==> flow/design.v (excerpt) <==
module top(
    input clk, rst,
    input [3:0] key_in,
    output [6:0] seg,
    output [7:0] sel,
    output reg [2:0] led, sel_led,
    output buz
);
Size: ~160 flip-flops, ~28 I/O pins, about 0.0098 sq mm of cells after synthesis.
make LEC_CHECK=0 CAP_MARGIN=20 CELL_PAD_IN_SITES_DETAIL_PLACEMENT=1 CORE_MARGIN=2 CORE_UTILIZATION=59 CTS_CLUSTER_DIAMETER=342 CTS_CLUSTER_SIZE=99 HOLD_SLACK_MARGIN=0.29 PLACE_DENSITY=0.36 SETUP_SLACK_MARGIN=0.41 SLEW_MARGIN=20 TNS_END_PERCENT=15 finish   # period 10.0 ns
run.sh (not shown) runs the stock make flow with config.mk's settings and CLKGATE_MAP_FILE=.
Edit:
- ABC_AREA: default -> 1
- CELL_PAD_IN_SITES_DETAIL_PLACEMENT: 1 -> default
- CORE_UTILIZATION: 59 -> 72
- CTS_CLUSTER_DIAMETER: 342 -> default
- HOLD_SLACK_MARGIN: 0.29 -> default
- PLACE_DENSITY: 0.36 -> default
- SETUP_SLACK_MARGIN: 0.41 -> default
- TNS_END_PERCENT: 15 -> default
- clock period: 10.0 -> 4.56 ns (I/O delays scaled with it)
With this change the flow finished but fails on setup timing.
Sequential share of layout area drops by 3.4 points.
Non-clock buffer count climbs by 89.
Cell count climbs by about a fifth.
Power climbs by well over a third.
Sequential power climbs by well over a third.
Design area climbs by roughly a tenth.
Utilization climbs by 25 points.
Wire length climbs by roughly a tenth.
Critical path depth climbs by 15.
Worst hold slack gets better by 0.012 ns.
Edit:
- CORE_UTILIZATION: 72 -> 68
- CTS_CLUSTER_SIZE: 99 -> 37
- clock period: 4.56 -> 4.52 ns (I/O delays scaled with it)
What happened:
- The changed run reached the layout checks and failed them: setup timing
- final cell count came out higher by 0.38%
- synthesized area does not change
- power came out lower by 1.1%
Edit:
- CTS_CLUSTER_DIAMETER: default -> 355
- CTS_CLUSTER_SIZE: 37 -> default
- clock period: 4.52 -> 4.65 ns (I/O delays scaled with it)
The changed run reached the layout checks and failed them: setup timing.
Routed wire length decreases by about 2.7%.
Via count decreases by about 2.7%.
Setup slack improved by 0.13 ns.
Worst hold slack got worse by 0.027 ns.
Combinational power decreases by about 4%.
Design area hardly moves.
Total power decreases by 2.0%.
Final cell count decreases by about 0.3%.
Clock-buffer cell count decreases by 4.
Sequential power decreases by about 3%.
First-iteration DRC count decreases by about 6%.
Edit:
- CORE_UTILIZATION: 68 -> 72
- CTS_CLUSTER_SIZE: default -> 15
- PLACE_DENSITY_LB_ADDON: default -> 0.01
Effect: The changed run completed and failed the layout checks on setup timing; setup slack degrades by 0.69 ns; register-to-register slack degrades by 0.06 ns; sequential share of layout area came out higher by 0.51 points; final area came out lower by 1.4%; cell count came out lower by 0.63%; clock-buffer cell count came out higher by 1.
Edit:
- ABC_AREA: 1 -> default
- CORE_UTILIZATION: 72 -> 49
- CTS_CLUSTER_DIAMETER: 355 -> default
- CTS_CLUSTER_SIZE: 15 -> default
- PLACE_DENSITY_LB_ADDON: 0.01 -> default
- clock period: 4.65 -> 7.99 ns (I/O delays scaled with it)
Effect:
- With this change the flow passed the timing, design-rule and antenna checks
- area after synthesis grows by 1.9%
- total power shrinks by 42%
- critical path depth shrinks by 16
- utilization shrinks by 34 points
- wire length shrinks by 28%
- via count shrinks by 20%
- cell area shrinks by 7.5%

========
top again, from the RTL that the note above started with.
Settings: LEC_CHECK=0, ABC_AREA=1, CAP_MARGIN=0, CELL_PAD_IN_SITES_GLOBAL_PLACEMENT=0, CORE_MARGIN=2, CORE_UTILIZATION=72, CTS_CLUSTER_DIAMETER=314, CTS_CLUSTER_SIZE=17, MAX_ROUTING_LAYER=met5, MIN_ROUTING_LAYER=met1, PLACE_DENSITY=0.41, SLEW_MARGIN=20; clock period 4.72 ns.
The first run finished but fails on setup timing.
Then changed:
ABC_AREA = default   (was 1)
CTS_CLUSTER_DIAMETER = default   (was 314)
PLACE_DENSITY = default   (was 0.41)
=> The new run finished with setup timing left; design area is higher by about 7%; global-route usage goes up by 3.6 points; clock skew is about the same; combinational power hardly moves; register-to-register slack gets better by 230 ps; count of clock-buffer cells in the layout is lower by 9; die size grows by about 1.8%; worst hold slack improves by 29 ps.
Then changed:
ABC_AREA = 0   (was default)
CTS_CLUSTER_DIAMETER = 314   (was default)
PLACE_DENSITY_LB_ADDON = 0.04   (was default)
SETUP_SLACK_MARGIN = 1.35   (was default)
Effect:
- The new run finished but fails on setup timing
- power is lower by 3.3%
- register-to-register slack is better by 140 ps
- flip-flop count is unchanged
- sequential share of layout area is higher by 0.46 points
Then changed:
ABC_AREA = default   (was 0)
CELL_PAD_IN_SITES_GLOBAL_PLACEMENT = 1   (was 0)
CORE_UTILIZATION = 65   (was 72)
CTS_CLUSTER_DIAMETER = default   (was 314)
HOLD_SLACK_MARGIN = 0.3   (was default)
PLACE_DENSITY_LB_ADDON = default   (was 0.04)
SETUP_SLACK_MARGIN = default   (was 1.35)
clock period = 5.68 ns   (was 4.72 ns; I/O delays follow)
Effect: The new run completed with no timing, DRC or antenna violations. Clock skew hardly moves. Wire length decreases by about a fifth. Sequential share of layout area went up by 2.6 points. Power fell by about a fifth. Combinational power is lower by about a fifth. Global-route usage drops by 9.5 points. Area after synthesis stays the same. Design area fell by a little under a tenth. Setup slack gets better by 880 ps. Utilization is lower by 14 points.
Then changed:
CAP_MARGIN = 20   (was 0)
CELL_PAD_IN_SITES_GLOBAL_PLACEMENT = default   (was 1)
CORE_UTILIZATION = 16   (was 65)
CTS_CLUSTER_SIZE = default   (was 17)
HOLD_SLACK_MARGIN = default   (was 0.3)
MAX_ROUTING_LAYER = default   (was met5)
MIN_ROUTING_LAYER = default   (was met1)
clock period = 14.9 ns   (was 5.68 ns; I/O delays follow)
The changed run completed without violations.
Synthesized cell count is unchanged.
Utilization fell by 57 points.
Sequential power fell by 62%.
Worst setup slack improves by 5900 ps.
Final cell count rose by 39%.
Clock skew is about the same.
Design area rose by 2.7%.
Global-route usage fell by 22 points.
Then changed:
CORE_UTILIZATION = 40   (was 16)
GPL_ROUTABILITY_DRIVEN = 0   (was default)
PLACE_DENSITY_LB_ADDON = 0.24   (was default)
clock period = 10.0 ns   (was 14.9 ns; I/O delays follow)
Synthesized area stays the same.
Combinational power is higher by 49%.
Via count fell by 1.8%.
Sequential power goes up by 49%.
Design area went down by about 5%.
Routed wire length fell by 8.2%.
Power goes up by 45%.

========
Starting RTL as in the previous note.
Settings: LEC_CHECK=0, ABC_AREA=1, CAP_MARGIN=20, CORE_MARGIN=2, CORE_UTILIZATION=72, CTS_CLUSTER_DIAMETER=369, CTS_CLUSTER_SIZE=99, SETUP_SLACK_MARGIN=-0.44, SLEW_MARGIN=0; clock period 4.56 ns.
The first run finished but fails on negative setup slack.
Edit:
ABC_AREA = unset   (was 1)
CTS_CLUSTER_DIAMETER = unset   (was 369)
CTS_CLUSTER_SIZE = unset   (was 99)
SETUP_SLACK_MARGIN = unset   (was -0.44)
SLEW_MARGIN = 20   (was 0)
clock period = 7.99 ns   (was 4.56 ns; I/O delays follow)
=> The changed run completed without violations. Worst hold slack hardly moves. Via count drops by about 7%. Setup slack is better by 1.2 ns. Final area went down by about 7%. Sequential share of layout area grows by 2.6 points. Sequential cell count stays the same. Global-route usage shrinks by 1.7 points. Count of clock-buffer cells in the layout drops by 5. Routed wire length goes down by about 10%. Sequential power shrinks by 43%. Die area came out higher by about 1.8%.

========
top again, from the RTL that the note above started with.
clock: 9.56 ns
lec_check: 0
abc_area: 1
cap_margin: 20
core_margin: 2
core_utilization: 66
cts_cluster_size: 98
setup_slack_margin: 2.7
slew_margin: 20
tns_end_percent: 20
Edit:
- ABC_AREA: 1 -> default
- CTS_CLUSTER_SIZE: 98 -> default
- SETUP_SLACK_MARGIN: 2.7 -> default
- TNS_END_PERCENT: 20 -> default
- clock period: 9.56 -> 4.52 ns (I/O delays scaled with it)
Result:
- Now the flow finished with negative setup slack left
- cell count rose by 0.54%
- total power rises by 120%
- setup slack degrades by 4.0 ns

========
## raven
Starting RTL as in the previous note.
clock: 4.72 ns
lec_check: 0
abc_area: 1
cap_margin: 0
cell_pad_in_sites_global_placement: 0
core_margin: 2
core_utilization: 72
cts_cluster_size: 45
hold_slack_margin: -0.09
max_routing_layer: met5
min_routing_layer: met1
place_density: 0.43
setup_slack_margin: -0.28
slew_margin: 20
Finished, but not clean: raven, with setup timing.
Inputs modified between raven and zinc:
- clearing CELL_PAD_IN_SITES_GLOBAL_PLACEMENT, which used to be 0
- clearing MAX_ROUTING_LAYER, which used to be met5
- clearing HOLD_SLACK_MARGIN, which used to be -0.09
- clearing ABC_AREA, which used to be 1
- swapping 45 for 98 in CTS_CLUSTER_SIZE
- putting CTS_CLUSTER_DIAMETER at 395 where nothing was set
- clearing PLACE_DENSITY, which used to be 0.43
- clearing MIN_ROUTING_LAYER, which used to be met1
- clearing SETUP_SLACK_MARGIN, which used to be -0.28
- swapping 4.72 for 9.56 in the clock period (ns, I/O delays scaled along)
zinc: done, clean on timing, DRC and antenna
raven → zinc: per-instance average area after synthesis moved up; tally of filler cells in the layout now sits higher; critical path depth has decreased.
## Diff of input files: nickel against zinc
- changing CAP_MARGIN from 0 to 20
- changing CORE_UTILIZATION from 72 to 66
- removing CTS_CLUSTER_DIAMETER (formerly 395)
There was hardly any difference in weighted congestion at the end of routability-driven global placement between nickel and zinc.
Compared nickel vs zinc, and global routing usage on met1 is down in nickel.
First-iteration DRC count in nickel is 193 below zinc.
Per the comparison of nickel with zinc, largest net degree at the start of global routing saw an increase, wire length of the first global-routing pass went down 140 um.
The final reports for nickel and zinc show core box area higher in the former.
Synthesized cell count came out exactly the same in zinc and nickel.
nickel has share of the clock period used by the worst path after layout below what zinc had.
### nickel -> juniper
- CORE_UTILIZATION: 66 -> 68
- CTS_CLUSTER_SIZE: 98 -> 15
- ABC_AREA: unset -> 1
- the clock period (ns, I/O delays scaled along): 9.56 -> 4.52
[summary]
- [flow] juniper | stages: complete | final checks: fail | reason: setup timing
- The register share of total power of juniper falls short of that of nickel by 1.2 points.
- Looking at setup fix buffers added after clock tree synthesis, juniper sits 19 higher than nickel does.
- Between nickel and juniper, the routed wire length is higher for juniper.
- Between nickel and juniper, the flow reports total power consumption of the routed design increasing by more than 100%.
Setup changes, juniper to garnet
- a change of CAP_MARGIN from 20 to 0
- an added CTS_CLUSTER_DIAMETER of 376
- a change of CORE_UTILIZATION from 68 to 72
- an added PLACE_DENSITY of 0.42
- a change of CTS_CLUSTER_SIZE from 15 to 37
- an added CORE_ASPECT_RATIO of 0.91
==> results <==
Completing all stages was not enough for garnet: its layout failed the final checks because of setup timing. Total vias in the final route: higher on garnet. The combinational share of power of garnet falls short of that of juniper by 0.3 points. Placement row count (garnet vs. juniper) decreases by a few percent. Run comparison: garnet start point of the critical path u_seg.idx[0]; juniper start point of the critical path u_seg.idx[1]. Via count of the first global-routing pass in garnet is 513 above juniper. Compared with juniper, in garnet hold slack ~0 delta, post-detailed-route wirelength per cell +0.66 um, total number of nets in the final design +8.

========
Starting RTL as in the previous note.
clock: 9.7 ns
lec_check: 0
cap_margin: 0
cell_pad_in_sites_detail_placement: 1
cell_pad_in_sites_global_placement: 1
core_margin: 5
core_utilization: 52
cts_cluster_diameter: 178
cts_cluster_size: 100
gpl_routability_driven: 0
hold_slack_margin: 0.14
max_routing_layer: met5
min_routing_layer: met1
place_density: 0.42
setup_slack_margin: -0.36
slew_margin: 20
The first run finished with timing, DRC and antenna clean.
Change:
- CELL_PAD_IN_SITES_DETAIL_PLACEMENT: 1 -> default
- CELL_PAD_IN_SITES_GLOBAL_PLACEMENT: 1 -> 0
- CORE_UTILIZATION: 52 -> 65
- CTS_CLUSTER_DIAMETER: 178 -> 350
- CTS_CLUSTER_SIZE: 100 -> 50
- GPL_ROUTABILITY_DRIVEN: 0 -> default
- PLACE_DENSITY: 0.42 -> default
- SETUP_SLACK_MARGIN: -0.36 -> 1.66
=> First-iteration DRC count goes up by 62%. Worst hold slack improves by 0.0096 ns. Final area hardly moves. Non-clock buffer count does not change. Synthesized area stays the same. Setup slack improves by 0.25 ns. Wire length goes down by 13%. Total power goes up by 1.2%.

========
top again, from the RTL that the note above started with.
Settings: LEC_CHECK=0, CAP_MARGIN=30, CELL_PAD_IN_SITES_DETAIL_PLACEMENT=2, CELL_PAD_IN_SITES_GLOBAL_PLACEMENT=3, CORE_MARGIN=2, CORE_UTILIZATION=17, GPL_ROUTABILITY_DRIVEN=0, HOLD_SLACK_MARGIN=-0.04, MIN_ROUTING_LAYER=met2, PLACE_DENSITY=0.8, SETUP_SLACK_MARGIN=0.86, SLEW_MARGIN=20, TNS_END_PERCENT=15; clock period 10.0 ns.
The baseline went through all stages and came out clean.
Change:
- CAP_MARGIN: 30 -> 20
- CELL_PAD_IN_SITES_DETAIL_PLACEMENT: 2 -> not set
- CELL_PAD_IN_SITES_GLOBAL_PLACEMENT: 3 -> not set
- CORE_ASPECT_RATIO: not set -> 0.5
- CORE_UTILIZATION: 17 -> 58
- CTS_CLUSTER_DIAMETER: not set -> 342
- CTS_CLUSTER_SIZE: not set -> 99
- GPL_ROUTABILITY_DRIVEN: 0 -> not set
- HOLD_SLACK_MARGIN: -0.04 -> -0.05
- MIN_ROUTING_LAYER: met2 -> not set
- PLACE_DENSITY: 0.8 -> not set
- SETUP_SLACK_MARGIN: 0.86 -> -0.99
- TNS_END_PERCENT: 15 -> 20
=> The new run ran to the end with no violations. Clock power goes down by 6.9%. Final area goes down by 6.5%. Utilization goes up by 45 points. Area after synthesis stays the same. Clock-buffer cell count goes up by 1. Global-route usage goes up by 11 points. Routed wire length goes down by 26%. Non-clock buffer count goes down by 3. Combinational power goes down by 10%. Hold slack hardly moves. Maximum frequency hardly moves.

========
Setup of indigo:
top again, from the RTL that the note above started with.
==> flow/design.v (excerpt) <==
module top(
    input clk, rst,
    input [3:0] key_in,
    output [6:0] seg,
    output [7:0] sel,
    output reg [2:0] led, sel_led,
    output buz
);
clock: 10.0 ns
lec_check: 0
cap_margin: 15
cell_pad_in_sites_detail_placement: 2
cell_pad_in_sites_global_placement: 3
core_margin: 2
core_utilization: 48
gpl_routability_driven: 1
place_density: 0.8
setup_slack_margin: 2.18
slew_margin: 35
tns_end_percent: 15
indigo is listed as incomplete: the tool reported an error in global placement without I/O and the run ended there.
Relative to indigo, the following input files were edited for harbor:
==> flow/config.mk <==
export PLATFORM = sky130hd
export DESIGN_NAME = top
export DESIGN_NICKNAME = top
export VERILOG_FILES = /design/flow/design.v
export SDC_FILE = /design/flow/constraint.sdc
export NUM_CORES = 4
export LEC_CHECK = 0
export ABC_AREA = 1
export CAP_MARGIN = 20
export CORE_MARGIN = 2
export CORE_UTILIZATION = 40
export CTS_CLUSTER_DIAMETER = 342
export CTS_CLUSTER_SIZE = 99
export HOLD_SLACK_MARGIN = -0.05
export SETUP_SLACK_MARGIN = 2.01
export SLEW_MARGIN = 20
export TNS_END_PERCENT = 20
## What came out
- harbor finished all stages; the layout is clean.
- When harbor is set beside indigo, its mux contribution to synthesized area turns out to be 3.1 points smaller.
- Sequential cell area fraction in the yosys report ends up lower on indigo.
- Chip area from the yosys synthesis statistics, harbor vs indigo: down slightly
- Sort indigo and harbor by instance count of the mapped netlist desc -> top: harbor
- Across both runs, die width was higher for harbor than for indigo.
### harbor -> sierra
-- flow/config.mk --
<<< harbor, line 8
export ABC_AREA = 1
>>> sierra, line 8
<<< harbor, line 15
export SETUP_SLACK_MARGIN = 2.01
>>> sierra, line 14
export SETUP_SLACK_MARGIN = -0.99
<<< harbor, line 17
export TNS_END_PERCENT = 20
>>> sierra, line 16
## What came out
- sierra vs harbor: number of global-route vias before repair down
- Compared with harbor, in sierra stage delay of the slowest cell on the critical path increased by 260 ps relative to the old numbers; die size increased by about 1.8% relative to the old numbers; setup slack decreased by 1130 ps relative to the old numbers; chip area from the yosys synthesis statistics increased by 1.9% relative to the old numbers.
- Higher share of synthesized cell area in and-or and or-and compound cells among harbor and sierra: sierra
- Sequential share of layout area across harbor and sierra: no real change.
- Compare harbor and sierra | critical path depth higher: harbor
- Max floorplan core density across harbor and sierra: harbor
Power figures rest on the tool's default switching activity, not on a simulated workload.
